`design/flow/run.sh`:
```
#!/bin/bash
# the make line also repeats each setting of config.mk as NAME=value (left out here)
make -C /OpenROAD-flow-scripts/flow DESIGN_CONFIG=/design/flow/config.mk WORK_HOME=/design/flow/orfs CLKGATE_MAP_FILE= finish
```
`design/flow/config.mk`:
```
export PLATFORM = sky130hd
export DESIGN_NAME = Risc_32_bit
export DESIGN_NICKNAME = Risc_32_bit
export VERILOG_FILES = /design/flow/design.v
export SDC_FILE = /design/flow/constraint.sdc
export NUM_CORES = 4
export LEC_CHECK = 0
export CAP_MARGIN = 20
export CORE_MARGIN = 2
export CORE_UTILIZATION = 61
export CTS_CLUSTER_SIZE = 56
export SETUP_SLACK_MARGIN = 1.1
export SLEW_MARGIN = 20
```
`design/flow/design.v`:
```
module mux4_1 #(parameter BIT_WIDTH = 32)
(
  input      [1:0]           sel,
  input      [BIT_WIDTH-1:0] in0,
  input      [BIT_WIDTH-1:0] in1,
  input      [BIT_WIDTH-1:0] in2,
  input      [BIT_WIDTH-1:0] in3,
  output reg [BIT_WIDTH-1:0] out 
);
always @(*) begin
  case (sel)
    2'b00: out = in0;
    2'b01: out = in1;
    2'b10: out = in2;
    2'b11: out = in3;
    default : out = 0;
  endcase
end
endmodule
module ALU(
  input  [31:0] a             ,   
  input  [31:0] b             ,   
  input  [3:0]  ALUSel        ,  
  output reg [31:0] alu_result,   
  output zero_flag             
  );
  parameter ALUadd  =  4'b0000;
  parameter ALUsub  =  4'b0001;
  parameter ALUsll  =  4'b0010;
  parameter ALUslt  =  4'b0011;
  parameter ALUsltu =  4'b0100;
  parameter ALUxor  =  4'b0101;
  parameter ALUsrl  =  4'b0110;
  parameter ALUsra  =  4'b0111;
  parameter ALUor   =  4'b1000;
  parameter ALUand  =  4'b1001;
  parameter ALUnop  =  4'b1111;
  assign zero_flag = (alu_result == 32'd0) ? 1'b1: 1'b0;
  always @(*)
    begin 
    case(ALUSel)
      ALUadd : alu_result = a + b;  
      ALUsub : alu_result = a - b;  
      ALUsll : alu_result = a << b[4:0];
      ALUslt : alu_result = $signed(a) < $signed(b);
      ALUsltu: alu_result = a < b;
      ALUxor : alu_result = a ^ b;
      ALUsrl : alu_result = a >> b[4:0];
      ALUsra : alu_result = ({32{a[31]}} << {6'd32 - {1'b0, a[4:0]}}) |
                (a >> b[4:0]);
      ALUor  : alu_result = a | b;
      ALUand : alu_result = a & b;
      ALUnop : alu_result = 0;
      default:alu_result = 0;  
    endcase
  end
endmodule
module Branch_Comparator
(
  input        BrUn    ,
  input  [31:0]ex_DataA,
  input  [31:0]ex_DataB,
  output  reg  BrEq    ,
  output  reg  BrLt     
);
always @(*) begin
  if (BrUn) begin
      BrEq = (ex_DataA == ex_DataB) ? 1'b1 : 1'b0;
      BrLt = (ex_DataA < ex_DataB) ? 1'b1 : 1'b0;
  end
  else begin
      BrEq = ($signed(ex_DataA) == $signed(ex_DataB)) ? 1'b1 : 1'b0;
      BrLt = ($signed(ex_DataA) <  $signed(ex_DataB)) ? 1'b1 : 1'b0;
  end
end
endmodule
module Imm_Gen (
  input     [31:0] inst       ,
  input     [2:0]  ImmSel     ,
  output reg[31:0] imm         
);
  always @(*) begin : proc_imm
    case (ImmSel)
      3'b000: imm = {{20{inst[31]}},inst[31:20]};
      3'b001: imm = {{20{inst[31]}},inst[31:25], inst[11:7]};
      3'b010: imm = {{20{inst[31]}}, inst[7], inst[30:25], inst[11:8], 1'b0};
      3'b011: imm = {{12{inst[31]}}, inst[19:12], inst[20], inst[30:21], 1'b0};
      3'b100: imm = {inst[31:12],12'b0};
      default : imm = 32'b0;
    endcase
  end
endmodule
module Control_Unit(
    input            clk    ,
    input            rst_n  ,
    input            BrEq   ,
    input            BrLT   ,
    input      [6:0] opcode ,
    input      [6:0] funct7 ,
    input      [2:0] funct3 ,
    output reg [2:0] ImmSel ,
    output reg [1:0] PCSel  ,
    output reg       BrUn   ,
    output reg       ASel   ,
    output reg       BSel   ,
    output reg       MemRW  ,
    output reg       RegWEn ,
    output reg [1:0] WBSel  ,
    output reg [3:0] ALUSel  
);
parameter ImmSelI = 3'b000;
parameter ImmSelS = 3'b001;
parameter ImmSelB = 3'b010;
parameter ImmSelJ = 3'b011;
parameter ImmSelU = 3'b100;
parameter ImmSelR = 3'b111;
parameter ALUadd  =  4'b0000;
parameter ALUsub  =  4'b0001;
parameter ALUsll  =  4'b0010;
parameter ALUslt  =  4'b0011;
parameter ALUsltu =  4'b0100;
parameter ALUxor  =  4'b0101;
parameter ALUsrl  =  4'b0110;
parameter ALUsra  =  4'b0111;
parameter ALUor   =  4'b1000;
parameter ALUand  =  4'b1001;
parameter ALUnop  =  4'b1111;
parameter NoP     = 7'b0000000;
parameter R       = 7'b0110011;
parameter addi    = 7'b0010011;
parameter lw      = 7'b0000011;
parameter sw      = 7'b0100011;
parameter SB      = 7'b1100011;
parameter jalr    = 7'b1100111;
parameter jal     = 7'b1101111;
parameter auipc   = 7'b0010111;
always @(*)
begin
    ImmSel      = ImmSelR;
    PCSel       = 0;
    BrUn        = 0;
    ASel        = 0;
    BSel        = 0;
    MemRW       = 0;
    RegWEn      = 0;
    WBSel       = 2'b00;
    ALUSel      = ALUnop;
    case(opcode)
    R:
        case(funct3)
        3'b000:
            case(funct7)
            7'b0000000:  
                begin
                    PCSel       = 0;  
                    ImmSel      = ImmSelR;
                    ASel        = 0;  
                    BSel        = 0;  
                    ALUSel      = ALUadd;
                    MemRW       = 0;  
                    RegWEn      = 1;
                    WBSel       = 2'b01;  
                end
            7'b0100000:  
                begin
                    PCSel       = 0;  
                    ImmSel      = ImmSelR;
                    ASel        = 0;  
                    BSel        = 0;  
                    ALUSel      = ALUsub;
                    MemRW       = 0;  
                    RegWEn      = 1;
                    WBSel       = 2'b01;  
                end
            endcase
        3'b001:  
            begin
                PCSel           = 0;  
                ImmSel          = ImmSelR;
                ASel            = 0;  
                BSel            = 0;  
                ALUSel          = ALUsll;
                MemRW           = 0; 
                RegWEn          = 1;
                WBSel           = 2'b01;  
            end
        3'b010:  
            begin
                PCSel           = 0;  
                ImmSel          = ImmSelR;
                ASel            = 0;  
                BSel            = 0;  
                ALUSel          = ALUslt;
                MemRW           = 0;  
                RegWEn          = 1;
                WBSel           = 2'b01;  
            end
        3'b011:  
            begin
                PCSel           = 0;  
                ImmSel          = ImmSelR;
                ASel            = 0;  
                BSel            = 0;  
                ALUSel          = ALUsltu;
                MemRW           = 0;  
                RegWEn          = 1;
                WBSel           = 2'b01;  
            end
        3'b100:  
            begin
                PCSel           = 0;  
                ImmSel          = ImmSelR;
                ASel            = 0;  
                BSel            = 0;  
                ALUSel          = ALUxor;
                MemRW           = 0;  
                RegWEn          = 1;
                WBSel           = 2'b01;  
            end
        3'b101:
            case(funct7)
            7'b0000000:  
                begin
                    PCSel       = 0;  
                    ImmSel      = ImmSelR;
                    ASel        = 0;  
                    BSel        = 0;  
                    ALUSel      = ALUsrl;
                    MemRW       = 0;  
                    RegWEn      = 1;
                    WBSel       = 2'b01;  
                end
            7'b0100000:  
                begin
                    PCSel       = 0;  
                    ImmSel      = ImmSelR;
                    ASel        = 0;  
                    BSel        = 0;  
                    ALUSel      = ALUsra;
                    MemRW       = 0;  
                    RegWEn      = 1;
                    WBSel       = 2'b01;  
                end
            endcase
        3'b110:  
            begin
                PCSel           = 0;  
                ImmSel          = ImmSelR;
                ASel            = 0;  
                BSel            = 0;  
                ALUSel          = ALUor;
                MemRW           = 0;  
                RegWEn          = 1;
                WBSel           = 2'b01;  
            end
        3'b111:  
            begin
                PCSel           = 0;  
                ImmSel          = ImmSelR;
                ASel            = 0;  
                BSel            = 0;  
                ALUSel          = ALUand;
                MemRW           = 0;  
                RegWEn          = 1;
                WBSel           = 2'b01;  
            end
        endcase
    addi:
        begin
            PCSel               = 0;  
            ImmSel              = ImmSelI;  
            ASel                = 0;  
            BSel                = 1;  
            ALUSel              = ALUadd;
            MemRW               = 0;  
            RegWEn              = 1;
            WBSel               = 2'b01;  
        end
    lw:
        begin
            PCSel               = 0;  
            ImmSel              = ImmSelI;  
            BrUn                = 1'b0;
            ASel                = 0;  
            BSel                = 1;  
            ALUSel              = ALUadd;
            MemRW               = 0;  
            RegWEn              = 1;
            WBSel               = 2'b00;  
            end
    sw:
        begin
            PCSel               = 0;  
            ImmSel              = ImmSelS;  
            BrUn                = 1'b0;
            ASel                = 0;  
            BSel                = 1;  
            ALUSel              = ALUadd;
            MemRW               = 1;  
            RegWEn              = 0;
            WBSel               = 2'b00;
            end
    SB:
        case(funct3)
        3'b000:  
            begin
                PCSel           = (BrEq) ? 1 : 0;  
                ImmSel          = ImmSelB;  
                ASel            = 1;  
                BSel            = 1;  
                ALUSel          = ALUadd;
                MemRW           = 0;  
                RegWEn          = 0;
                WBSel           = 2'b00;
            end
        3'b001:  
            begin
                PCSel           = (BrLT) ? 0 : 1;  
                ImmSel          = ImmSelB;  
                ASel            = 1;  
                BSel            = 1;  
                ALUSel          = ALUadd;
                MemRW           = 0;  
                RegWEn          = 0;
                WBSel           = 2'b00;
            end
        3'b100:  
            begin
                PCSel           = (BrLT) ? 1 : 0;  
                ImmSel          = ImmSelB;  
                BrUn            = 0;
                ASel            = 1;  
                BSel            = 1;  
                ALUSel          = ALUadd;
                MemRW           = 0; 
                RegWEn          = 0;
                WBSel           = 2'b00;
            end
        3'b101:  
            begin
                PCSel           = (BrLT) ? 1 : 0;  
                ImmSel          = ImmSelB;  
                BrUn            = 1;
                ASel            = 1;  
                BSel            = 1;  
                ALUSel          = ALUadd;
                MemRW           = 0;  
                RegWEn          = 0;
                WBSel           = 2'b00;
            end
        endcase
    jalr:
        begin
            PCSel               = 2;  
            ImmSel              = ImmSelI;  
            ASel                = 0;  
            BSel                = 1;  
            ALUSel              = ALUadd;
            MemRW               = 0;  
            RegWEn              = 1;
            WBSel               = 2'b10;  
        end
    jal:
        begin
            PCSel               = 2;  
            ImmSel              = ImmSelJ;  
            ASel                = 1;  
            BSel                = 1;  
            ALUSel              = ALUadd;
            MemRW               = 0;  
            RegWEn              = 1;
            WBSel               = 2'b10;  
        end
    auipc:
        begin
            PCSel               = 0;  
            ImmSel              = ImmSelU;  
            BrUn                = 1'b0;
            ASel                = 1;  
            BSel                = 1;  
            ALUSel              = ALUadd;
            MemRW               = 0;  
            RegWEn              = 1;
            WBSel               = 2'b01;  
        end
    default: ALUSel             = ALUnop;
    endcase
end
endmodule
module Forwarding_Unit(
      input  wire [4:0]  ex_rs1     ,
      input  wire [4:0]  ex_rs2     ,
      input  wire [4:0]  mem_rd     ,
      input  wire [4:0]  wb_rd      ,
      input              mem_RegWEn ,
      input              wb_RegWEn  ,
      input              mem_MemRW  ,
      output reg  [1:0]  ForwardASel,
      output reg  [1:0]  ForwardBSel 
  );
always @(*)
  begin
    if ((mem_RegWEn == 1)&&(mem_MemRW == 1)&&(mem_rd!=5'b00000)&&(mem_rd==ex_rs1))
      begin
        ForwardASel = 2'b10;
      end
    else
      begin
        ForwardASel = 2'b00;
      end
    if ((mem_RegWEn == 1)&&(mem_MemRW == 1)&&(mem_rd!= 5'b00000)&&(mem_rd==ex_rs2))
      begin
        ForwardBSel = 2'b10;
      end
    else
      begin
        ForwardBSel = 2'b00;
      end
    if ((wb_RegWEn == 1)&&(mem_MemRW == 0)&&(wb_rd!= 5'b00000)&&(wb_rd==ex_rs1))
      begin
        ForwardASel = 2'b01;
      end
    else
      begin
        ForwardASel = 2'b00;
      end
    if ((wb_RegWEn == 1)&&(mem_MemRW == 0)&&(wb_rd!= 5'b00000)&&(wb_rd==ex_rs2))
      begin
        ForwardBSel = 2'b01;
      end
    else
      begin
        ForwardBSel = 2'b00;
      end
  end
endmodule
module Hazard_Detection_Unit(
      input              clk            ,
      input              rst_n          ,
      input  wire[4:0]   id_rs1         ,
      input  wire[4:0]   id_rs2         ,
      input  wire[4:0]   ex_rd          ,
      input      [6:0]   opcode         ,
      input              ex_MemRW       ,
      output reg         PCWrite        ,
      output             Reg_IF_ID_Data  
);
parameter NoP     = 7'b0000000;
parameter R       = 7'b0110011;
parameter addi    = 7'b0010011;
parameter lw      = 7'b0000011;
parameter sw      = 7'b0100011;
parameter SB      = 7'b1100011;
parameter jalr    = 7'b1100111;
parameter jal     = 7'b1101111;
parameter auipc   = 7'b0010111;
  reg [1:0] cnt0    ;
  reg [1:0] cnt1    ;
  wire      cnt_en0 ;
  reg       cnt_en1 ;
  wire      PCWrite0;
  wire      PCWrite1;
  assign cnt_en0 = ((opcode == SB) || (opcode == jalr)) ? 1 : 0;
  assign PCWrite0= ((cnt0 == 1) || (cnt0 == 2)) ? 0 : 1;
  assign PCWrite1= (cnt1 == 1) ? 0 : 1;
  assign Reg_IF_ID_Data = ((cnt0 == 1) || (cnt0 == 2)) ? 0 : 1;
  always @(posedge clk or negedge rst_n) begin
    if(~rst_n) begin
      cnt0 <= 0;
    end else begin
      if (cnt_en0) begin
        if (cnt0 < 2) begin
          cnt0 <= cnt0 +1;
        end else cnt0 <= 0;
      end 
      else cnt0 <= 0;
    end
  end
  always @(posedge clk or negedge rst_n) begin
    if(~rst_n) begin
      cnt1 <= 0;
    end else begin
      if (cnt_en1) begin
        if (cnt1 < 1) begin
          cnt1 <= cnt1 +1;
        end else cnt1 <= 0;
      end 
      else cnt1 <= 0;
    end
  end
  always @(*) begin
    if((ex_MemRW == 0) && (ex_rd == id_rs1) && (ex_rd != 0)) begin
      cnt_en1          = 1;
    end
    else begin
      cnt_en1          = 0;
    end
    if((ex_MemRW == 0) && (ex_rd == id_rs2) && (ex_rd != 0)) begin
      cnt_en1          = 1;
    end
    else begin
      cnt_en1          = 0;
    end
  end
  always @(*) begin : proc_PCWrite
    if ((opcode == SB) || (opcode == jalr)) begin
      PCWrite = PCWrite0;
    end 
    else PCWrite = PCWrite1;
  end
endmodule
module Register_Array (
    input  wire               clk    ,
    input  wire               rst_n  ,
    input  wire               RegWEn ,
    input  wire [4:0]         AddrD  ,
    input  wire [31:0]        DataD  ,
    input  wire [4:0]         AddrA  ,
    output reg  [31:0]        DataA  ,
    input  wire [4:0]         AddrB  ,
    output reg  [31:0]        DataB   
);
    reg[31:0]  regs[0:31];
    always @ (posedge clk) begin
        if (!rst_n) begin
            regs[0]  <=0;
            regs [1] <=0;
            regs [2] <=0;
            regs [3] <=0;
            regs [4] <=0;
            regs [5] <=0;
            regs [6] <=0;
            regs [7] <=0;
            regs [8] <=0;
            regs [9] <=0;
            regs [10]<=0;
            regs [11]<=0;
            regs [12]<=0;
            regs [13]<=0;
            regs [14]<=0;
            regs [15]<=0;
            regs [16]<=0;
            regs [17]<=0;
            regs [18]<=0;
            regs [19]<=0;
            regs [20]<=0;
            regs [21]<=0;
            regs [22]<=0;
            regs [23]<=0;
            regs [24]<=0;
            regs [25]<=0;
            regs [26]<=0;
            regs [27]<=0;
            regs [28]<=0;
            regs [29]<=0;
            regs [30]<=0;
            regs [31]<=0;
        end
        else begin
            if (RegWEn && AddrD != 0) begin
                regs[AddrD] <= DataD;
            end
        end
    end
    always @ (*) begin
        if (!rst_n || AddrA == 0) begin
            DataA <= 0;
        end else if (!RegWEn && AddrA == AddrD) begin
            DataA <= DataD;
        end else begin
            DataA <= regs[AddrA];
        end
    end
    always @ (*) begin
        if (!rst_n || AddrB == 0) begin
            DataB <= 0;
        end else if (!RegWEn && AddrB == AddrD) begin
            DataB <= DataD;
        end else begin
            DataB <= regs[AddrB];
        end
    end
endmodule
module Reg_IF_ID (
  input  wire        clk    ,
  input  wire        rst_n  ,
  input  wire [31:0] if_pc  ,
  input  wire [31:0] if_inst,
  output reg  [31:0] id_pc  ,
  output reg  [31:0] id_inst 
);
  always @ (posedge clk or negedge rst_n) begin
    if (!rst_n) begin
      id_pc   <= 0;
      id_inst <= 0;
    end else begin
      id_pc   <= if_pc;
      id_inst <= if_inst;
    end
  end
endmodule  
module Reg_ID_EX (
  input  wire        clk        ,
  input  wire        rst_n      ,
  input  wire [31:0] id_inst    ,
  input  wire [31:0] id_pc      ,
  input  wire [31:0] id_DataA   ,
  input  wire [31:0] id_DataB   ,
  input  wire [4:0]  id_rd      ,
  input  wire [4:0]  id_rs1     ,
  input  wire [4:0]  id_rs2     ,
  input       [2:0]  id_ImmSel  ,
  input       [1:0]  id_PCSel   ,
  input              id_BrUn    ,
  input              id_ASel    ,
  input              id_BSel    ,
  input              id_MemRW   ,
  input              id_RegWEn  ,
  input       [1:0]  id_WBSel   ,
  input       [3:0]  id_ALUSel  ,
  input       [31:0] id_imm     ,
  output reg  [31:0] ex_inst    ,
  output reg  [31:0] ex_DataA   ,
  output reg  [31:0] ex_DataB   ,
  output reg  [31:0] ex_pc      ,
  output reg  [4:0]  ex_rd      ,
  output reg  [4:0]  ex_rs1     ,
  output reg  [4:0]  ex_rs2     ,
  output reg  [2:0]  ex_ImmSel  ,
  output reg  [31:0] ex_imm     ,
  output reg  [1:0]  ex_PCSel   ,
  output reg         ex_BrUn    ,
  output reg         ex_ASel    ,
  output reg         ex_BSel    ,
  output reg         ex_MemRW   ,
  output reg         ex_RegWEn  ,
  output reg  [1:0]  ex_WBSel   ,
  output reg  [3:0]  ex_ALUSel   
);
  always @ (posedge clk) begin
    if (!rst_n) begin
      ex_imm   <= 0;
      ex_inst  <= 0;
      ex_pc    <= 0;
      ex_DataA <= 0;
      ex_DataB <= 0;
      ex_PCSel <= 0;
      ex_BrUn  <= 0;
      ex_ASel  <= 0;
      ex_BSel  <= 0;
      ex_MemRW <= 0;
      ex_RegWEn<= 0;
      ex_rd    <= 0;
      ex_rs1   <= 0;
      ex_rs2   <= 0;
      ex_ALUSel<= 0;
      ex_ImmSel<= 0;
      ex_WBSel <= 0;
    end else if (1) begin
      ex_imm   <= id_imm   ;
      ex_inst  <= id_inst  ;
      ex_pc    <= id_pc    ;
      ex_DataA <= id_DataA ;
      ex_DataB <= id_DataB ;
      ex_PCSel <= id_PCSel ;
      ex_BrUn  <= id_BrUn  ;
      ex_ASel  <= id_ASel  ;
      ex_BSel  <= id_BSel  ;
      ex_MemRW <= id_MemRW ;
      ex_RegWEn<= id_RegWEn;
      ex_rd    <= id_rd    ;
      ex_rs1   <= id_rs1   ;
      ex_rs2   <= id_rs2   ;
      ex_ALUSel<= id_ALUSel;
      ex_ImmSel<= id_ImmSel;
      ex_WBSel <= id_WBSel ;
    end
  end
endmodule  
module Reg_EX_MEM (
  input  wire        clk        ,
  input  wire        rst_n      ,
  input  wire        ex_MemRW   ,
  input  wire        ex_RegWEn  ,
  input  wire [4:0]  ex_rd      ,
  input  wire [31:0] ex_pc      ,
  input  wire [31:0] ex_imm     ,
  input  wire [31:0] ex_DataB   ,
  input  wire [31:0] ex_ALU_out ,
  input  wire [1:0]  ex_WBSel   ,
  input  wire [4:0]  ex_rs2     ,
  output reg         mem_RegWEn ,
  output reg         mem_MemRW  ,
  output reg  [1:0]  mem_WBSel  ,
  output reg  [31:0] mem_imm    ,
  output reg  [4:0]  mem_rd     ,
  output reg  [4:0]  mem_rs2    ,
  output reg  [31:0] mem_ALU_out,
  output reg  [31:0] mem_DataB  ,
  output reg  [31:0] mem_pc      
);
  always @ (posedge clk) begin
    if (!rst_n) begin
      mem_RegWEn   <= 0;
      mem_pc       <= 0;
      mem_ALU_out  <= 0;
      mem_DataB    <= 0;
      mem_imm      <= 0;
      mem_MemRW    <= 0;
      mem_rd       <= 0;
      mem_WBSel    <= 0;
      mem_rs2      <= 0;
    end else if (1) begin
      mem_RegWEn   <= ex_RegWEn ;
      mem_pc       <= ex_pc     ;
      mem_ALU_out  <= ex_ALU_out;
      mem_DataB    <= ex_DataB  ;
      mem_imm      <= ex_imm    ;
      mem_MemRW    <= ex_MemRW  ;
      mem_rd       <= ex_rd     ;
      mem_WBSel    <= ex_WBSel  ;
      mem_rs2      <= ex_rs2    ;
    end
  end
endmodule  
module Reg_MEM_WB (
  input  wire        clk        ,
  input  wire        rst_n      ,
  input  wire        mem_RegWEn ,
  input  wire [4:0]  mem_rd     ,
  input  wire [31:0] mem_pc     ,
  input  wire [31:0] mem_imm    ,
  input  wire [31:0] mem_DataB  ,
  input  wire [31:0] mem_ALU_out,
  input  wire [31:0] mem_WBData ,
  output reg         wb_RegWEn  ,
  output reg  [31:0] wb_WBData  ,
  output reg  [4:0]  wb_rd      , 
  output reg  [31:0] wb_ALU_out , 
  output reg  [31:0] wb_DataB   , 
  output reg  [31:0] wb_pc      ,
  output reg  [31:0] wb_imm     
);
  always @ (posedge clk) begin
    if (!rst_n) begin
      wb_WBData   <= 0;
      wb_RegWEn   <= 0;
      wb_pc       <= 0;
      wb_ALU_out  <= 0;
      wb_DataB    <= 0;
      wb_imm      <= 0;
      wb_rd       <= 0;
    end
    else begin
      wb_WBData   <= mem_WBData ;
      wb_RegWEn   <= mem_RegWEn ;
      wb_pc       <= mem_pc     ;
      wb_ALU_out  <= mem_ALU_out;
      wb_DataB    <= mem_DataB  ;
      wb_imm      <= mem_imm    ;
      wb_rd       <= mem_rd     ;
    end
  end
endmodule  
module Reg_PC(
  input         clk             ,
  input         rst_n           ,
  input  [31:0] ALU_out         ,
  input  [31:0] jump_pc         ,
  input         PCWrite         , 
  input  [1:0]  PCSel           , 
  output [31:0] pc_next           
  );
  reg [31:0] pc_curr;
  wire[31:0] pc_plus_1;
  assign pc_plus_1 = pc_curr + 32'h0001;
  assign pc_next = PCWrite ? pc_curr : 0; 
  always @(posedge clk or negedge rst_n) begin : proc_pc
    if(~rst_n) begin
      pc_curr <= 0;
    end else begin
      if (PCWrite == 0) begin
        pc_curr <=  pc_curr;
      end
      else begin
        if (PCSel == 1) begin
          pc_curr <= ALU_out;
        end
        else begin
          if (PCSel == 0) begin
            pc_curr <= pc_plus_1;
          end
          else pc_curr <= jump_pc;
        end
      end
    end
  end
endmodule
module State_IF (
  input        clk         ,   
  input        rst_n       ,   
  input [31:0] ex_ALU_out  ,
  input        PCWrite     ,
  input [31:0] jump_pc     ,
  input [1:0]  PCSel       ,
  input [31:0] imem_rdata  ,
  output[31:0] instruction ,
  output[31:0] pc           
);
  wire [31:0] pc_next;
  assign pc = pc_next;
  Reg_PC Reg_PC_i
  (
  .clk         (clk        ),
  .rst_n       (rst_n      ),
  .ALU_out     (ex_ALU_out ),
  .jump_pc     (jump_pc    ),
  .PCWrite     (PCWrite    ),
  .PCSel       (PCSel      ),
  .pc_next     (pc_next    ) 
  );
  assign instruction = imem_rdata;
endmodule
module Execute_Unit(
  input        clk        ,
  input        rst_n      ,
  input        id_BrUn    ,
  input        id_ASel    ,
  input        id_BSel    ,
  input [31:0] ex_pc      ,
  input [31:0] mem_ALU_out,
  input [1:0]  ForwardASel, 
  input [1:0]  ForwardBSel, 
  input [31:0] ex_DataA   ,
  input [31:0] ex_DataB   ,
  input [31:0] imm        ,
  input [31:0] wb_WBData  ,
  input [3:0]  ex_ALUSel      ,
  output[31:0] ex_ALU_out     ,
  output       ex_BrEq        ,
  output       ex_BrLT        ,
  output[31:0] ex_ForwardDataB 
);
  wire [31:0] ALU_DataA   ;
  wire [31:0] ALU_DataB   ;
  wire [31:0] ForwardDataA;
  wire [31:0] ForwardDataB;
  wire zero_flag;
  assign ex_ForwardDataB = ForwardDataB;
  assign ALU_DataA = id_ASel ? ex_pc : ForwardDataA;
  assign ALU_DataB = id_BSel ? imm   : ForwardDataB;
  mux4_1 ForwardA_mux
  (
  .sel(ForwardASel ),
  .in0(ex_DataA    ),
  .in1(wb_WBData   ),
  .in2(mem_ALU_out ),
  .in3(32'd0       ),
  .out(ForwardDataA) 
  );
  mux4_1 ForwardB_mux
  (
  .sel(ForwardBSel ),
  .in0(ex_DataB    ),
  .in1(wb_WBData   ),
  .in2(mem_ALU_out ),
  .in3(32'd0       ),
  .out(ForwardDataB) 
  );
  Branch_Comparator Branch_Comparator_i
  (
  .BrUn       (id_BrUn    ),
  .ex_DataA   (ex_DataA   ),
  .ex_DataB   (ex_DataB   ),
  .BrEq       (ex_BrEq    ),
  .BrLt       (ex_BrLT    ) 
  );
  ALU ALU_Unit
  (
  .a          (ALU_DataA   ),
  .b          (ALU_DataB   ),
  .ALUSel     (ex_ALUSel   ),
  .alu_result (ex_ALU_out  ),
  .zero_flag  (zero_flag   ) 
  );
endmodule
module Risc_32_bit
(
  input         clk       ,
  input         rst_n     ,
  output [31:0] imem_addr ,
  input  [31:0] imem_rdata,
  output [31:0] dmem_addr ,
  output [31:0] dmem_wdata,
  output        dmem_we   ,
  input  [31:0] dmem_rdata
);
  parameter ImmSelI = 3'b000;
  parameter ImmSelS = 3'b001;
  parameter ImmSelB = 3'b010;
  parameter ImmSelJ = 3'b011;
  parameter ImmSelU = 3'b100;
  parameter ImmSelR = 3'b111;
  wire [31:0] if_inst;
  wire [31:0] if_pc  ;
  wire [31:0] id_pc    ;
  wire [6:0]  id_opcode;
  wire [31:0] id_inst  ;
  wire [4:0]  id_rd    ;
  wire [4:0]  id_rs1   ;
  wire [4:0]  id_rs2   ;
  wire [2:0]  id_funct3;
  wire [6:0]  id_funct7;
  wire [2:0]  id_ImmSel;
  wire [31:0] id_imm   ;
  wire [1:0]  id_PCSel ;
  wire        id_BrUn  ;
  wire        id_ASel  ;
  wire        id_BSel  ;
  wire        id_MemRW ;
  wire        id_RegWEn;
  wire [1:0]  id_WBSel ;
  wire [3:0]  id_ALUSel;
  wire [31:0] id_DataA ;
  wire [31:0] id_DataB ;
  wire [31:0] id_jump_pc;
  wire [31:0] ex_imm         ;
  wire        ex_we          ;
  wire [31:0] ex_DataA       ;
  wire [31:0] ex_DataB       ;
  wire [31:0] ex_pc          ;
  wire [4:0]  ex_rd          ;
  wire [4:0]  ex_rs1         ;
  wire [4:0]  ex_rs2         ;
  wire [2:0]  ex_ImmSel      ;
  wire        ex_BrEq        ;
  wire        ex_BrLT        ;
  wire [1:0]  ex_PCSel       ;
  wire        ex_BrUn        ;
  wire        ex_ASel        ;
  wire        ex_BSel        ;
  wire        ex_MemRW       ;
  wire        ex_RegWEn      ;
  wire [1:0]  ex_WBSel       ;
  wire [3:0]  ex_ALUSel      ;
  wire [31:0] ex_inst        ;
  wire [31:0] ex_ALU_out     ;
  wire [31:0] ex_ForwardDataB;
  wire        mem_RegWEn ;
  wire        mem_MemRW  ;
  wire [4:0]  mem_rd     ;
  wire [31:0] mem_imm    ;
  wire [31:0] mem_ALU_out;
  wire [31:0] mem_DataB  ;
  wire [31:0] mem_pc     ;
  wire [31:0] mem_WBData ;
  wire [1:0]  mem_WBSel  ;
  wire [4:0]  mem_rs2    ;
  wire        wb_RegWEn  ;
  wire [4:0]  wb_rd      ;
  wire [31:0] wb_ALU_out ;
  wire [31:0] wb_DataB   ;
  wire [31:0] wb_pc      ;
  wire [31:0] wb_WBData  ;
  wire [31:0] wb_imm     ;
  wire        PCWrite    ;
  wire        Reg_IF_ID_Data  ;
  wire [1:0]  ForwardASel;
  wire [1:0]  ForwardBSel;
  State_IF State_IF_if
  (
  .clk        (clk         ),
  .rst_n      (rst_n       ),
  .ex_ALU_out (ex_ALU_out  ),
  .PCWrite    (PCWrite     ),
  .jump_pc    (id_jump_pc  ),
  .PCSel      (id_PCSel    ),
  .imem_rdata (imem_rdata  ),
  .instruction(if_inst     ),
  .pc         (if_pc       ) 
  );
  assign imem_addr = if_pc;
  Reg_IF_ID Reg_IF_ID_i
  (
  .clk    (clk    ),
  .rst_n  (rst_n  ),
  .if_pc  (if_pc  ),
  .if_inst(if_inst),
  .id_pc  (id_pc  ),
  .id_inst(id_inst) 
  );
  assign id_opcode = id_inst[6:0];
  assign id_rd     = ((id_ImmSel != ImmSelS) || (id_ImmSel != ImmSelB)) ? id_inst[11:7] : 0;
  assign id_rs1    = ((id_ImmSel != ImmSelJ) || (id_ImmSel != ImmSelU)) ? id_inst[19:15]: 0;
  assign id_rs2    = ((id_ImmSel == ImmSelR) || (id_ImmSel == ImmSelB) || (id_ImmSel== ImmSelS)) ? id_inst[24:20] : 0; 
  assign id_funct3 = id_inst[14:12];
  assign id_funct7 = id_inst[31:25];
  assign id_jump_pc= (id_ImmSel == ImmSelB) ? (id_pc + id_imm) : 0;
  Control_Unit Control_Unit_i
  (
   .clk        (clk        ),
   .rst_n      (rst_n      ),
   .funct7     (id_funct7  ),
   .funct3     (id_funct3  ),
   .BrEq       (ex_BrEq    ),
   .BrLT       (ex_BrLT    ),
   .ImmSel     (id_ImmSel  ),
   .opcode     (id_opcode  ),
   .PCSel      (id_PCSel   ),
   .BrUn       (id_BrUn    ),
   .ASel       (id_ASel    ),
   .BSel       (id_BSel    ),
   .RegWEn     (id_RegWEn  ),
   .MemRW      (id_MemRW   ),
   .WBSel      (id_WBSel   ),
   .ALUSel     (id_ALUSel  ) 
  );
  Register_Array Register_Array_i
  (
  .clk          (clk       ),
  .rst_n        (rst_n     ),
  .RegWEn       (wb_RegWEn ),
  .AddrD        (wb_rd     ),
  .DataD        (wb_WBData ),
  .AddrA        (id_rs1    ),
  .AddrB        (id_rs2    ),
  .DataA        (id_DataA  ),
  .DataB        (id_DataB  ) 
  );
  Imm_Gen ImmGen_i
  (
  .inst       (id_inst    ),
  .ImmSel     (id_ImmSel  ),
  .imm        (id_imm     ) 
  );
  Reg_ID_EX Reg_ID_EX
  (
  .clk      (clk      ),
  .rst_n    (rst_n    ),
  .id_inst  (id_inst  ),
  .id_pc    (id_pc    ),
  .id_DataA (id_DataA ),
  .id_DataB (id_DataB ),
  .id_rd    (id_rd    ),
  .id_rs1   (id_rs1   ),
  .id_rs2   (id_rs2   ),
  .id_imm   (id_imm   ),
  .id_ImmSel(id_ImmSel),
  .id_PCSel (id_PCSel ),
  .id_BrUn  (id_BrUn  ),
  .id_ASel  (id_ASel  ),
  .id_BSel  (id_BSel  ),
  .id_MemRW (id_MemRW ),
  .id_RegWEn(id_RegWEn),
  .id_WBSel (id_WBSel ),
  .id_ALUSel(id_ALUSel),
  .ex_inst  (ex_inst  ),
  .ex_DataA (ex_DataA ),
  .ex_DataB (ex_DataB ),
  .ex_pc    (ex_pc    ),
  .ex_rd    (ex_rd    ),
  .ex_rs1   (ex_rs1   ),
  .ex_rs2   (ex_rs2   ),
  .ex_imm   (ex_imm   ),
  .ex_ImmSel(ex_ImmSel),
  .ex_PCSel (ex_PCSel ),
  .ex_BrUn  (ex_BrUn  ),
  .ex_ASel  (ex_ASel  ),
  .ex_BSel  (ex_BSel  ),
  .ex_MemRW (ex_MemRW ),
  .ex_RegWEn(ex_RegWEn),
  .ex_WBSel (ex_WBSel ),
  .ex_ALUSel(ex_ALUSel) 
  );
  Execute_Unit Execute_Unit_i
  (
  .clk            (clk            ),
  .rst_n          (rst_n          ),
  .id_BrUn        (ex_BrUn        ),
  .id_ASel        (ex_ASel        ),
  .id_BSel        (ex_BSel        ),
  .ex_pc          (ex_pc          ),
  .mem_ALU_out    (mem_ALU_out    ),
  .ForwardASel    (ForwardASel    ),
  .ForwardBSel    (ForwardBSel    ),
  .ex_DataA       (ex_DataA       ),
  .ex_DataB       (ex_DataB       ),
  .imm            (ex_imm         ),
  .wb_WBData      (wb_WBData      ),
  .ex_ALUSel      (ex_ALUSel      ),
  .ex_ALU_out     (ex_ALU_out     ),
  .ex_ForwardDataB(ex_ForwardDataB),
  .ex_BrEq        (ex_BrEq        ),
  .ex_BrLT        (ex_BrLT        ) 
  );
  Reg_EX_MEM Reg_EX_MEM
  (
  .clk        (clk        ),
  .rst_n      (rst_n      ),
  .ex_RegWEn  (ex_RegWEn  ),
  .ex_imm     (ex_imm     ),
  .ex_MemRW   (ex_MemRW   ),
  .ex_rd      (ex_rd      ),
  .ex_rs2     (ex_rs2     ),
  .ex_pc      (ex_pc      ),
  .ex_DataB   (ex_DataB   ),
  .ex_ALU_out (ex_ALU_out ),
  .ex_WBSel   (ex_WBSel   ),
  .mem_imm    (mem_imm    ),
  .mem_RegWEn (mem_RegWEn ),
  .mem_MemRW  (mem_MemRW  ),
  .mem_rd     (mem_rd     ),
  .mem_rs2    (mem_rs2    ),
  .mem_ALU_out(mem_ALU_out),
  .mem_DataB  (mem_DataB  ),
  .mem_pc     (mem_pc     ),
  .mem_WBSel  (mem_WBSel  ) 
  );
  wire [31:0] DataB_out;
  assign dmem_addr  = mem_ALU_out;
  assign dmem_wdata = ex_ForwardDataB;
  assign dmem_we    = mem_MemRW;
  assign DataB_out  = (mem_MemRW == 0) ? dmem_rdata : 32'd0;
  Reg_MEM_WB Reg_MEM_WB_i
  (
  .clk        (clk        ),
  .rst_n      (rst_n      ),
  .mem_RegWEn (mem_RegWEn ),
  .mem_rd     (mem_rd     ),
  .mem_pc     (mem_pc     ),
  .mem_imm    (mem_imm    ),
  .mem_WBData (mem_WBData ),
  .mem_DataB  (DataB_out  ),  
  .mem_ALU_out(mem_ALU_out),
  .wb_imm     (wb_imm     ),
  .wb_RegWEn  (wb_RegWEn  ),
  .wb_rd      (wb_rd      ),
  .wb_ALU_out (wb_ALU_out ),
  .wb_DataB   (wb_DataB   ),
  .wb_WBData  (wb_WBData  ),
  .wb_pc      (wb_pc      ) 
  );
  wire [31:0] mem_pc_plus_1 = mem_pc + 32'h0001;
  mux4_1 WBMux_i
  (
  .sel(mem_WBSel    ),
  .in0(DataB_out    ),
  .in1(mem_ALU_out  ),
  .in2(mem_pc_plus_1),
  .in3(32'd0        ),
  .out(mem_WBData    ) 
  );
  Hazard_Detection_Unit Hazard_Detection_Unit_i
  (
  .clk            (clk           ),
  .rst_n          (rst_n         ),
  .opcode         (id_opcode     ),
  .id_rs1         (id_rs1        ),
  .id_rs2         (id_rs2        ),
  .ex_rd          (ex_rd         ),
  .ex_MemRW       (ex_MemRW      ),
  .PCWrite        (PCWrite       ),
  .Reg_IF_ID_Data (Reg_IF_ID_Data) 
  );
  Forwarding_Unit Forwarding_Unit_i
  (
  .ex_rs1     (ex_rs1     ),
  .ex_rs2     (ex_rs2     ),
  .mem_rd     (mem_rd     ),
  .wb_rd      (wb_rd      ),
  .mem_RegWEn (mem_RegWEn ),
  .wb_RegWEn  (wb_RegWEn  ),
  .mem_MemRW  (mem_MemRW  ),
  .ForwardASel(ForwardASel),
  .ForwardBSel(ForwardBSel) 
  );
endmodule
```
`design/flow/constraint.sdc`:
```
create_clock -name core_clock -period 4.36 [get_ports {clk}]
set_input_delay 0.8720 -clock core_clock [delete_from_list [all_inputs] [get_ports {clk}]]
set_output_delay 0.8720 -clock core_clock [all_outputs]
set_load 0.01 [all_outputs]
```
==> results of run 1 <==
==> stage by stage <==
step                setup TNS, ps  instances
finish                     -43270       9546
global route               -48380       9532
CTS                        -37540       9441
detailed placement         -58050       9160
global placement           -54720       9160
floorplan                  -21650       7113
==> layer usage <==
layer	track usage (%)	routed length, um
met5	0.7769	109
met4	40.54	38000
met3	15.34	52150
met2	76.22	148600
met1	58.56	103800
==> timing repair <==
item                                    in CTS  in global routing
hold buffers                                 1                  0
gates cloned                                 0                 10
hold endpoints to repair                     2                  0
endpoints found under the setup margin     162                465
gates resized                              227                374
pin swaps                                   48                 74
setup buffers                               19                 78
==> layout make-up <==
type / count / area [um2]
timing repair buffer: 1162 / 10460
fill: 7913 / 31460
inverter: 181 / 691.9
tap: 1662 / 2079
sequential: 1395 / 38710
multi-input combinational: 4869 / 39390
antenna: 16 / 40.04
clock buffer: 187 / 4045
clock inverter: 74 / 817.0
==> flow_summary.json, run 1 <==
{
  "common_cells": "1105 x and2_1, 1024 x edfxtp_1, 605 x nand2_1, 572 x clkbuf_1, 355 x nor2_1",
  "synthAoiAreaFrac_pct": 11.35,
  "topCellsByArea": "edfxtp_1 39%, mux4_2 9.3%, and2_1 8.8%",
  "worstSetupEndpoint": "State_IF_if.Reg_PC_i.pc_curr[22]",
  "avgSynthCellArea_um2": 11.09,
  "so_faults": "negative setup slack",
  "postSynthSeqShare_pct": 49.23,
  "clk_path_buf_depth": 3,
  "crit_arrival_ps": 6100,
  "cellLeakagePower_nw": 37.68,
  "wl_per_cell_um": 35.90,
  "die_x_um": 362.9,
  "ys_sh_xor_pct": 0.7134,
  "warning_count": 98,
  "comb_power_share_pct": 21.6,
  "syn_inst": 7082,
  "area_delta_synth_final_pct": 22.48,
  "grt_max_degree": 93,
  "crit_path_end_kind": "flip-flop",
  "muxShareOfSynthArea_pct": 14.52,
  "whs_ps": 437.1,
  "io_buffers": 162,
  "slowest_delay_ps": 410,
  "whs_path_depth": 1,
  "outcome": "failed layout checks",
  "reg2reg_slack_ps": -1070,
  "crit_type": "flip-flop to flip-flop",
  "vias_per_cell": 7.381,
  "fmax_ghz": 0.1842,
  "final_nets": 7958,
  "relSlewSlack_pct": 14.79,
  "clkTransAtPathRegs_ps": 70,
  "rows": 131,
  "most_common_cell": "and2_1",
  "ys_area_mm2": 0.07857,
  "die_h_um": 362.9,
  "rr_worst_depth": 24,
  "r2r-end": "State_IF_if.Reg_PC_i.pc_curr[22]",
  "cp_max_fo": 6,
  "initCoreUtil_pct": 61.53,
  "cp_slowest_cell": "a221oi_4",
  "fin_ws_ps": -1070,
  "p_sw_share_pct": 29.76,
  "finalSetupViolations": 61,
  "maxCapViolCount": 0,
  "routed_wl_um": 342700,
  "p_seq_share_pct": 42.4,
  "cp.buffers_inverters": 9,
  "post-route-util_pct": 75.36,
  "place_ws_ps": -1585,
  "sequentialPower_mw": 15.2,
  "worst_skew_pair.late_latency_ps": 820,
  "yosysUniqueCellTypes": 98,
  "pin_count": 163,
  "period_used_pct": 124.5,
  "power.group.top": "registers",
  "worstPathCellList": "or3_4, o311a_4, nand2_8, buf_12, buf_4, buf_12, buf_4, buf_6, mux2_4, mux2_4, ha_4, buf_4, a21oi_2, o31ai_2, buf_4, a41o_4, a41oi_4, nor2_1, or3_4, a221oi_4, buf_4, nor3b_2, buf_4, o221ai_1",
  "p_sw_mw": 10.68,
  "critPathRequiredTime_ps": 5030,
  "ys_ff": 1395,
  "synth-edff-count": 1024,
  "synthArstFlopShare_pct": 7.168,
  "p_int_mw": 25.21,
  "dp_hpwl_um": 223300,
  "grt_overflow": 0,
  "maxSlewViolCount": 0,
  "adder_share_pct": 2.201,
  "synth.logic.top_family": "simple AND/OR/NAND/NOR gates",
  "rsz0062_at_grt": "true",
  "design_area_mm2": 0.09623,
  "yosys_cells": 7082,
  "clock-sinks": 1395,
  "dr.pass1.iters": 17,
  "p_clk_mw": 12.9,
  "grtUsageTotal_pct": 50.01,
  "drc": 0,
  "regToRegStartpoint": "Reg_MEM_WB_i.wb_rd[3]",
  "finalClockSkew_ps": 52.60,
  "grt_pass1_vias": 68050,
  "crit_family": "AND-OR/OR-AND gates",
  "htree_levels": 4,
  "yosys_warnings": 13,
  "ir_drop_v": 0.0004350,
  "p_clk_share_pct": 36.0,
  "cts-root-buf": "clkbuf_16",
  "antenna_found_initial": 17,
  "crit_path_start_kind": "flip-flop",
  "cts-buffers-inserted": 146,
  "die-area_mm2": 0.1317,
  "synthFlopType": "edfxtp_1",
  "initialDrtViolationCount": 12210,
  "simple_gate_area_share_pct": 17.85,
  "grt_pass1_wl_um": 472600,
  "place_congestion": 1.087,
  "crit_path_start": "Reg_MEM_WB_i.wb_rd[3]",
  "postRouteAntennaNets": 0,
  "tightest_slew_ps": 1275,
  "syn-cell-area_mm2": 0.07857,
  "powerDensity_mw_per_mm2": 372.9,
  "placed_area_mm2": 0.08803,
  "cts_tree": "built",
  "top_area_cell": "edfxtp_1",
  "vias": 70460,
  "hp-class": "flip-flop to flip-flop",
  "crit_cells": 24,
  "hold_viol": 0,
  "fin_crit_ps": 5430,
  "p_total_mw": 35.89,
  "hp-start": "Reg_ID_EX.ex_WBSel[1]",
  "cp_common_cell": "buf_4",
  "min_to": "Reg_EX_MEM.mem_WBSel[1]",
  "coreArea_mm2": 0.1277,
  "top_cell_area_share_pct": 39.14,
  "p_comb_mw": 7.74
}
==> run 2, diff against run 1 <==
Settings changed: CORE_UTILIZATION 61 to 40, CTS_CLUSTER_SIZE 56 to unset, SETUP_SLACK_MARGIN 1.1 to 1.47.
Clock period 4.36 ns to 7.85 ns, I/O delays scaled along.
==> run 2 against run 1 <==
  * The run now finishes clean
  * Worst hold slack improved by 1.0 ps
  * Via count decreased by 11%
  * Sequential share of layout area increased by 3.3 points
  * Critical endpoint is now State_IF_if.Reg_PC_i.pc_curr[20]
  * Fmax decreased by 12%
  * Routed wire length decreased by 1.3%
  * Sequential power decreased by 44%
  * Power decreased by 46%
  * Largest cell class is now flip-flops and latches
  * Largest power group unchanged
==> flow_summary.json, run 2 <==
{
  "outcome": "no timing/DRC/antenna violations",
  "p_clk_share_pct": 38.8,
  "pin_count": 163,
  "postCtsHoldBufs": 0,
  "simple_gate_area_share_pct": 17.85,
  "reg2reg_slack_ps": 1650,
  "crit_family": "AND-OR/OR-AND gates",
  "p_seq_share_pct": 44.2,
  "syn-cell-area_mm2": 0.07857,
  "power.group.top": "registers",
  "min_to": "Reg_EX_MEM.mem_WBSel[1]",
  "adder_share_pct": 2.201,
  "p_sw_share_pct": 29.64,
  "cp_common_cell": "buf_4",
  "synthFlopType": "edfxtp_1",
  "cp_slowest_cell": "o311a_2",
  "ys_ff": 1395,
  "nFillCells": 17980,
  "yosys_cells": 7082,
  "coreArea_mm2": 0.1950,
  "fmax_ghz": 0.1612,
  "grtUsageTotal_pct": 33.10,
  "rr_worst_depth": 22,
  "muxShareOfSynthArea_pct": 14.52,
  "htree_levels": 4,
  "crit_path_start": "Reg_MEM_WB_i.wb_rd[3]",
  "initCoreUtil_pct": 40.29,
  "fin_crit_ps": 6203,
  "maxCapViolCount": 0,
  "initialDrtViolationCount": 8783,
  "top_cell_area_share_pct": 39.14,
  "grt_max_degree": 107,
  "clk_path_buf_depth": 3,
  "worstPathCellList": "or3_1, buf_4, o311ai_4, nor2_1, buf_4, o311a_2, inv_2, ha_1, inv_1, fa_1, o21bai_1, a21oi_1, o31ai_2, a41o_1, a31oi_1, o21ba_2, a221oi_2, o32ai_1, nor4_2, buf_4, o32ai_1, a22o_1",
  "avgSynthCellArea_um2": 11.09,
  "die_h_um": 447.2,
  "slowest_delay_ps": 500,
  "crit_path_end_kind": "flip-flop",
  "vias": 62840,
  "io_buffers": 162,
  "cts_tree": "built",
  "postRouteAntennaNets": 0,
  "relSlewSlack_pct": 18.10,
  "p_comb_mw": 3.28,
  "tightest_slew_ps": 1220,
  "ys_area_mm2": 0.07857,
  "synthArstFlopShare_pct": 7.168,
  "vias_per_cell": 6.429,
  "worst_skew_pair.late_latency_ps": 850,
  "warning_count": 99,
  "synth-edff-count": 1024,
  "common_cells": "1105 x and2_1, 1024 x edfxtp_1, 605 x nand2_1, 572 x clkbuf_1, 355 x nor2_1",
  "rsz0062_at_grt": "false",
  "grt_overflow": 0,
  "most_common_cell": "and2_1",
  "cts-buffers-inserted": 158,
  "period_used_pct": 79.02,
  "place_congestion": 0.9930,
  "finalSetupViolations": 0,
  "sequentialPower_mw": 8.49,
  "finalClockSkew_ps": 72.21,
  "crit_type": "flip-flop to flip-flop",
  "ir_drop_v": 0.0001862,
  "crit_arrival_ps": 6890,
  "fin_cells": 9775,
  "dp_hpwl_um": 221400,
  "p_int_mw": 13.53,
  "cp_max_fo": 13,
  "powerDensity_mw_per_mm2": 216.0,
  "syn_inst": 7082,
  "hold_viol": 0,
  "die-area_mm2": 0.2000,
  "regToRegStartpoint": "Reg_MEM_WB_i.wb_rd[3]",
  "drc": 0,
  "synthAoiAreaFrac_pct": 11.35,
  "critPathRequiredTime_ps": 8530,
  "grt_pass1_vias": 60790,
  "hp-class": "flip-flop to flip-flop",
  "grt_pass1_wl_um": 469100,
  "yosys_warnings": 13,
  "worstSetupEndpoint": "State_IF_if.Reg_PC_i.pc_curr[20]",
  "antenna_found_initial": 31,
  "routed_wl_um": 338100,
  "area_delta_synth_final_pct": 13.29,
  "clock-sinks": 1395,
  "yosysUniqueCellTypes": 98,
  "maxSlewViolCount": 0,
  "cellLeakagePower_nw": 33.11,
  "clkTransAtPathRegs_ps": 60,
  "comb_power_share_pct": 17.0,
  "topCellsByArea": "edfxtp_1 39%, mux4_2 9.3%, and2_1 8.8%",
  "p_sw_mw": 5.699,
  "cp.buffers_inverters": 5,
  "die_x_um": 447.2,
  "fin_setup_tns_ps": 0,
  "rows": 162,
  "whs_path_depth": 1,
  "postSynthSeqShare_pct": 49.23,
  "synth.logic.top_family": "simple AND/OR/NAND/NOR gates",
  "cts-root-buf": "clkbuf_16",
  "ys_sh_xor_pct": 0.7134,
  "hp-start": "Reg_ID_EX.ex_WBSel[1]",
  "dr.pass1.iters": 7,
  "wl_per_cell_um": 34.59,
  "crit_path_start_kind": "flip-flop",
  "top_area_cell": "edfxtp_1",
  "r2r-end": "State_IF_if.Reg_PC_i.pc_curr[20]",
  "post-route-util_pct": 45.65,
  "p_clk_mw": 7.45,
  "place_inst": 9466,
  "crit_cells": 22,
  "final_nets": 7207
}
## run 2: metal layers
| metal | track usage (%) | vias up | part of all wire (%) | routed length, um |
|---|---|---|---|---|
| met5 | 0 | - | 0.050 | 169 |
| met2 | 51.94 | 3964 | 46 | 154900 |
| met4 | 18.37 | 22 | 6.2 | 21020 |
| met1 | 42.15 | 31790 | 38 | 128000 |
| met3 | 7.740 | 913 | 10 | 33980 |
| li1 | - | 26150 | - | - |
## run 2: what timing repair did
| item | in CTS | in global routing |
|---|---|---|
| endpoints found under the setup margin | 26 | 33 |
| pin swaps | 1 | 0 |
| hold endpoints to repair | 0 | 0 |
| buffers inserted | 2 | 0 |
| gates resized | 10 | 21 |
## run 2: through the flow
| step | hold WS, ps | power [mW] | worst slack (ps) | area [um2] |
|---|---|---|---|---|
| after detailed placement | 427.0 | 11.78 | 867.2 | 83630 |
| after global routing | 457.2 | 19.69 | 1520 | 89000 |
| final | 438.2 | 19.23 | 1647 | 89010 |
| after global placement | 413.6 | 11.78 | 1116 | 83620 |
| after floorplan | 404.7 | 10.30 | 1947 | 78690 |
| after CTS | 441.1 | 19.15 | 1507 | 88850 |
## run 2: final cells by class
type,count,area (um2),share of cell area (%)
sequential,1395,38730,43.51
clock buffer,215,4395,4.938
tap,2624,3283,3.689
inverter,181,691.9,0.7773
multi-input combinational,4866,37540,42.18
antenna,13,32.53,0.03655
timing repair buffer,402,3573,4.015
clock inverter,79,764.5,0.8589
==> run 3, diff against run 2 <==
Settings changed: CORE_UTILIZATION 40 to 70, CTS_CLUSTER_SIZE set to 35, SETUP_SLACK_MARGIN 1.47 to unset.
Clock period 7.85 ns to 4.78 ns, I/O delays scaled along.
==> run 3 against run 2 <==
  * The run now fails in global routing (5_1_grt)
  * Synthesized area unchanged
  * Die area fell by 43%
  * Synthesized cell count unchanged
==> flow_summary.json, run 3 <==
{
  "cts-buffers-inserted": 142,
  "adder_share_pct": 2.201,
  "synthArstFlopShare_pct": 7.168,
  "topCellsByArea": "edfxtp_1 39%, mux4_2 9.3%, and2_1 8.8%",
  "yosysUniqueCellTypes": 98,
  "synthFlopType": "edfxtp_1",
  "top_area_cell": "edfxtp_1",
  "place_ws_ps": -702.7,
  "syn-cell-area_mm2": 0.07857,
  "place_congestion": 1.158,
  "initCoreUtil_pct": 70.80,
  "rows": 122,
  "die_x_um": 339.0,
  "avgSynthCellArea_um2": 11.09,
  "synth.logic.top_family": "simple AND/OR/NAND/NOR gates",
  "top_cell_area_share_pct": 39.14,
  "postCtsHoldBufs": 0,
  "ys_area_mm2": 0.07857,
  "outcome": "stopped before the end",
  "clk_path_buf_depth": 3,
  "ys_sh_xor_pct": 0.7134,
  "placed_area_mm2": 0.08609,
  "cts-root-buf": "clkbuf_16",
  "coreArea_mm2": 0.1110,
  "io_buffers": 162,
  "ys_ff": 1395,
  "die-area_mm2": 0.1149,
  "die_h_um": 339.0,
  "postSynthSeqShare_pct": 49.23,
  "synth-edff-count": 1024,
  "yosys_cells": 7082,
  "haltStage": "global routing (5_1_grt)",
  "place_inst": 8805,
  "muxShareOfSynthArea_pct": 14.52,
  "syn_inst": 7082,
  "htree_levels": 4,
  "pin_count": 163,
  "yosys_warnings": 13,
  "dp_hpwl_um": 222900,
  "common_cells": "1105 x and2_1, 1024 x edfxtp_1, 605 x nand2_1, 572 x clkbuf_1, 355 x nor2_1",
  "most_common_cell": "and2_1",
  "clock-sinks": 1395,
  "simple_gate_area_share_pct": 17.85,
  "synthAoiAreaFrac_pct": 11.35
}
==> run 3: timing repair <==
| item | in CTS |
|---|---|
| setup endpoints to repair | 50 |
| setup buffers | 46 |
| gates resized | 228 |
| pin swaps | 99 |
==> run 3: metrics by stage <==
step / hold slack [ps] / TNS (ps)
after CTS: 53.98 / -10280
after detailed placement: 421.2 / -21850
after global placement: 422.1 / -19660
after floorplan: 404.7 / -3069
==> run 4, diff against run 3 <==
Settings changed: CAP_MARGIN 20 to 25, CELL_PAD_IN_SITES_GLOBAL_PLACEMENT set to 2, CORE_UTILIZATION 70 to 27, CTS_CLUSTER_DIAMETER set to 189, CTS_CLUSTER_SIZE 35 to unset, GPL_ROUTABILITY_DRIVEN set to 0, HOLD_SLACK_MARGIN set to 0.25, MAX_ROUTING_LAYER set to met4, TNS_END_PERCENT set to 60.
Clock period 4.78 ns to 8.5 ns, I/O delays scaled along.
==> run 4 against run 3 <==
  * Synthesized area did not move
  * Synthesized cell count stayed put
  * Now clean on timing, DRC and antenna
  * Die area increased to 2.6 times the previous value
==> flow_summary.json, run 4 <==
{
  "outcome": "no timing/DRC/antenna violations",
  "syn-cell-area_mm2": 0.07857,
  "topCellsByArea": "edfxtp_1 39%, mux4_2 9.3%, and2_1 8.8%",
  "die_x_um": 543.4,
  "top_cell_area_share_pct": 39.14,
  "vias_per_cell": 5.566,
  "tightest_slew_ps": 1291,
  "p_seq_share_pct": 43.2,
  "dp_hpwl_um": 244300,
  "crit_arrival_ps": 8110,
  "dr.pass1.iters": 7,
  "whs_path_depth": 1,
  "htree_levels": 4,
  "synthAoiAreaFrac_pct": 11.35,
  "avgSynthCellArea_um2": 11.09,
  "post_cts_buffers": 0,
  "powerDensity_mw_per_mm2": 198.5,
  "p_comb_mw": 3.07,
  "synth-edff-count": 1024,
  "p_sw_mw": 5.354,
  "hp-start": "Reg_EX_MEM.mem_rd[0]",
  "most_common_cell": "and2_1",
  "cp.buffers_inverters": 3,
  "clock-sinks": 1395,
  "fin_setup_tns_ps": 0,
  "simple_gate_area_share_pct": 17.85,
  "crit_type": "flip-flop to flip-flop",
  "cts_resized": 0,
  "rows": 198,
  "clkTransAtPathRegs_ps": 60,
  "comb_power_share_pct": 17.0,
  "ys_ff": 1395,
  "syn_inst": 7082,
  "cellLeakagePower_nw": 33.25,
  "p_sw_share_pct": 29.67,
  "drc": 0,
  "post-route-util_pct": 31.30,
  "hold_viol": 0,
  "initCoreUtil_pct": 27.06,
  "common_cells": "1105 x and2_1, 1024 x edfxtp_1, 605 x nand2_1, 572 x clkbuf_1, 355 x nor2_1",
  "cts-root-buf": "clkbuf_16",
  "clk_path_buf_depth": 4,
  "postRouteAntennaNets": 0,
  "rr_worst_depth": 19,
  "maxSlewViolCount": 0,
  "worst_skew_pair.late_latency_ps": 890,
  "vias": 61650,
  "placed_area_mm2": 0.08551,
  "period_used_pct": 87.11,
  "crit_path_end_kind": "flip-flop",
  "slowest_delay_ps": 800,
  "finalClockSkew_ps": 94.11,
  "crit_path_start": "Reg_MEM_WB_i.wb_rd[3]",
  "ir_drop_v": 0.0001486,
  "synth.logic.top_family": "simple AND/OR/NAND/NOR gates",
  "postCtsHoldBufs": 0,
  "antenna_found_initial": 39,
  "sequentialPower_mw": 7.80,
  "routed_wl_um": 373500,
  "ys_area_mm2": 0.07857,
  "synthArstFlopShare_pct": 7.168,
  "rsz0062_at_grt": "false",
  "relSlewSlack_pct": 13.36,
  "finalSetupViolations": 0,
  "yosys_cells": 7082,
  "reg2reg_slack_ps": 1100,
  "cp_slowest_cell": "or3_1",
  "adder_share_pct": 2.201,
  "p_clk_mw": 7.17,
  "maxCapViolCount": 0,
  "synthFlopType": "edfxtp_1",
  "final_nets": 7233,
  "crit_path_start_kind": "flip-flop",
  "min_to": "Reg_MEM_WB_i.wb_rd[0]",
  "top_area_cell": "edfxtp_1",
  "power.group.top": "registers",
  "grt_pass1_vias": 61060,
  "crit_cells": 19,
  "regToRegStartpoint": "Reg_MEM_WB_i.wb_rd[3]",
  "coreArea_mm2": 0.2903,
  "worstPathCellList": "or3_1, o311a_1, nand2_1, buf_4, mux2_2, mux2i_1, buf_4, ha_1, inv_1, a21oi_1, o31ai_1, a41o_1, a31oi_1, o21ba_2, a221oi_1, o32ai_1, nor4_1, o32ai_1, a22o_1",
  "crit_family": "AND-OR/OR-AND gates",
  "wl_per_cell_um": 33.72,
  "yosysUniqueCellTypes": 98,
  "die-area_mm2": 0.2953,
  "grt_max_degree": 87,
  "design_area_mm2": 0.09088,
  "muxShareOfSynthArea_pct": 14.52,
  "cts-buffers-inserted": 176,
  "pin_count": 163,
  "grtUsageTotal_pct": 25.48,
  "yosys_warnings": 13,
  "io_buffers": 162,
  "grt_overflow": 0,
  "r2r-end": "State_IF_if.Reg_PC_i.pc_curr[20]",
  "p_clk_share_pct": 39.7,
  "hp-class": "flip-flop to flip-flop",
  "p_int_mw": 12.69,
  "fin_crit_ps": 7405,
  "fmax_ghz": 0.1350,
  "cp_max_fo": 18,
  "grt_pass1_wl_um": 513400,
  "area_delta_synth_final_pct": 15.67,
  "die_h_um": 543.4,
  "warning_count": 93,
  "initialDrtViolationCount": 7422,
  "worstSetupEndpoint": "State_IF_if.Reg_PC_i.pc_curr[20]",
  "cts_tree": "built",
  "ys_sh_xor_pct": 0.7134,
  "critPathRequiredTime_ps": 9200,
  "postSynthSeqShare_pct": 49.23
}
[run 4: cell type report]
type / instances / area, um2
well taps: 3900 / 4880
diodes: 21 / 52.55
repair buffers: 410 / 3746
flip-flops and latches: 1395 / 38710
multi-input cells: 4866 / 37500
clock inverters: 62 / 470.5
inverters: 181 / 689.4
clock buffers: 242 / 4836
fillers: 29410 / 199500
[run 4: per-stage QoR]
stage,setup WS [ps],std cells,total power [mW],hold slack [ps]
floorplan,2597,7113,9.511,404.7
global placement,1281,10750,10.95,429.7
detailed placement,1291,10750,10.95,419.3
CTS,1248,11060,18.11,433.4
global route,868.7,11070,18.57,457.9
finish,1095,11080,18.04,431.9
[run 4: per-layer routing]
metal  up-vias  global-route usage (%)  wire length [um]
met5         -                       -                 0
met4         0                   10.55             16990
met3       642                   4.205             28130
met2      2978                   40.52            175700
met1     31830                   32.11            152700
li1      26200                       -                 -
==> run 5, diff against run 4 <==
Settings changed: ABC_AREA set to 0, CAP_MARGIN 25 to 10, CELL_PAD_IN_SITES_DETAIL_PLACEMENT set to 2, CELL_PAD_IN_SITES_GLOBAL_PLACEMENT 2 to unset, CORE_ASPECT_RATIO set to 0.74, CORE_MARGIN 2 to 7, CORE_UTILIZATION 27 to 19, CTS_CLUSTER_DIAMETER 189 to 55, CTS_CLUSTER_SIZE set to 61, GPL_ROUTABILITY_DRIVEN 0 to 1, HOLD_SLACK_MARGIN 0.25 to 0.28, MIN_ROUTING_LAYER set to met1, PLACE_DENSITY_LB_ADDON set to 0.17, SETUP_SLACK_MARGIN set to 1.17, SLEW_MARGIN 20 to 5.
Clock period 8.5 ns to 12.5 ns, I/O delays scaled along.
==> run 5 against run 4 <==
  * Worst hold slack worse by 18 ps
  * Largest power group unchanged
  * Sequential share of layout area is 0.70 points lower
  * Cell count rose by 14%
  * Via count increased by 3.7%
  * Register-to-register slack improved by 2900 ps
  * Setup slack better by 2900 ps
  * Still clean on timing, DRC and antenna
  * Power decreased by 32%
  * Design area increased by 1.7%
==> flow_summary.json, run 5 <==
{
  "outcome": "no timing/DRC/antenna violations",
  "dr.pass1.iters": 6,
  "io_buffers": 162,
  "p_comb_mw": 2.19,
  "synthAoiAreaFrac_pct": 11.35,
  "routed_wl_um": 429700,
  "maxSlewViolCount": 0,
  "design_area_mm2": 0.09242,
  "cts_tree": "built",
  "top_area_cell": "edfxtp_1",
  "clk_path_buf_depth": 4,
  "antenna_found_initial": 70,
  "power.group.top": "registers",
  "die_x_um": 761.5,
  "maxCapViolCount": 0,
  "dp_hpwl_um": 288500,
  "topCellsByArea": "edfxtp_1 39%, mux4_2 9.3%, and2_1 8.8%",
  "postCtsHoldBufs": 0,
  "die-area_mm2": 0.4319,
  "area_delta_synth_final_pct": 17.62,
  "ys_ff": 1395,
  "top_cell_area_share_pct": 39.14,
  "coreArea_mm2": 0.4105,
  "synthArstFlopShare_pct": 7.168,
  "p_clk_share_pct": 38.8,
  "cellLeakagePower_nw": 32.95,
  "rsz0062_at_grt": "false",
  "hp-start": "Reg_IF_ID_i.id_pc[20]",
  "worstSetupEndpoint": "State_IF_if.Reg_PC_i.pc_curr[0]",
  "place_congestion": 0.9416,
  "cts-buffers-inserted": 145,
  "rows": 202,
  "tightest_slew_ps": 1329,
  "crit_type": "flip-flop to flip-flop",
  "regToRegStartpoint": "Reg_MEM_WB_i.wb_rd[2]",
  "warning_count": 93,
  "crit_path_end_kind": "flip-flop",
  "slowest_delay_ps": 940,
  "grt_max_degree": 91,
  "nFillCells": 45240,
  "common_cells": "1105 x and2_1, 1024 x edfxtp_1, 605 x nand2_1, 572 x clkbuf_1, 355 x nor2_1",
  "powerDensity_mw_per_mm2": 132.9,
  "finalClockSkew_ps": 55.67,
  "p_sw_mw": 3.914,
  "vias": 63960,
  "vias_per_cell": 5.055,
  "most_common_cell": "and2_1",
  "reg2reg_slack_ps": 3950,
  "p_clk_mw": 4.76,
  "muxShareOfSynthArea_pct": 14.52,
  "ir_drop_v": 0.00009668,
  "synth-edff-count": 1024,
  "finalSetupViolations": 0,
  "placed_area_mm2": 0.08738,
  "post_cts_buffers": 0,
  "yosys_warnings": 13,
  "crit_cells": 20,
  "clkTransAtPathRegs_ps": 70,
  "grt_pass1_wl_um": 584200,
  "period_used_pct": 68.38,
  "comb_power_share_pct": 17.8,
  "cp_max_fo": 53,
  "simple_gate_area_share_pct": 17.85,
  "post-route-util_pct": 22.52,
  "cts-root-buf": "clkbuf_16",
  "p_int_mw": 8.371,
  "r2r-end": "State_IF_if.Reg_PC_i.pc_curr[0]",
  "p_seq_share_pct": 43.5,
  "hp-class": "flip-flop to flip-flop",
  "crit_family": "AND-OR/OR-AND gates",
  "synthFlopType": "edfxtp_1",
  "critPathRequiredTime_ps": 13200,
  "initCoreUtil_pct": 19.14,
  "clock-sinks": 1395,
  "drc": 0,
  "yosysUniqueCellTypes": 98,
  "postRouteAntennaNets": 0,
  "adder_share_pct": 2.201,
  "cp_slowest_cell": "or3_1",
  "cp.buffers_inverters": 2,
  "initialDrtViolationCount": 7246,
  "crit_path_start_kind": "flip-flop",
  "grtUsageTotal_pct": 19.67,
  "crit_arrival_ps": 9250,
  "ys_area_mm2": 0.07857,
  "crit_path_start": "Reg_MEM_WB_i.wb_rd[2]",
  "cts_resized": 0,
  "die_h_um": 567.2,
  "grt_pass1_vias": 65170,
  "ys_sh_xor_pct": 0.7134,
  "syn-cell-area_mm2": 0.07857,
  "relSlewSlack_pct": 11.21,
  "fin_crit_ps": 8548,
  "wl_per_cell_um": 33.97,
  "sequentialPower_mw": 5.34,
  "whs_path_depth": 1,
  "synth.logic.top_family": "simple AND/OR/NAND/NOR gates",
  "worst_skew_pair.late_latency_ps": 860,
  "p_sw_share_pct": 31.86,
  "avgSynthCellArea_um2": 11.09,
  "grt_overflow": 0,
  "hold_viol": 0,
  "pin_count": 163,
  "yosys_cells": 7082,
  "postSynthSeqShare_pct": 49.23,
  "min_to": "Reg_ID_EX.ex_pc[20]",
  "fmax_ghz": 0.1170,
  "htree_levels": 4,
  "rr_worst_depth": 20,
  "fin_setup_tns_ps": 0,
  "final_nets": 7194,
  "worstPathCellList": "or3_1, o311ai_2, o21ai_0, nand2_1, o21bai_4, inv_4, ha_1, fa_1, nor2b_1, o31a_1, a2bb2oi_1, a21oi_1, buf_4, o21ai_0, a21oi_1, o22a_1, nor2b_1, o31a_1, a2111o_1, a221o_1",
  "syn_inst": 7082
}
-- run 5: final cells by class --
cell class	count	area, um2	area share, %
antenna	44	110.1	0.1191
inverter	181	689.4	0.7460
tap	5508	6892	7.457
clock buffer	165	3832	4.147
clock inverter	90	1085	1.174
multi-input combinational	4866	37520	40.60
timing repair buffer	402	3566	3.859
sequential	1395	38720	41.89
-- run 5: layer usage --
| metal | track usage [%] | part of all wire, % | vias up |
|---|---|---|---|
| li1 | - | - | 26160 |
| met1 | 30.27 | 50 | 34680 |
| met2 | 26.77 | 40 | 2682 |
| met3 | 3.041 | 7.3 | 436 |
| met4 | 3.901 | 2.1 | 0 |
| met5 | - | 0 | - |
-- run 5: per-stage QoR --
step / instances / setup WS (ps) / hold slack, ps / power [mW]
global placement: 12350 / 4382 / 429.8 / 7.555
CTS: 12610 / 4227 / 417.1 / 12.37
finish: 12650 / 3952 / 414.3 / 12.29
floorplan: 7113 / 6327 / 404.7 / 6.467
global route: 12620 / 3700 / 444.0 / 12.66
detailed placement: 12350 / 4309 / 432.9 / 7.580
Power and IR drop assume default switching activity.
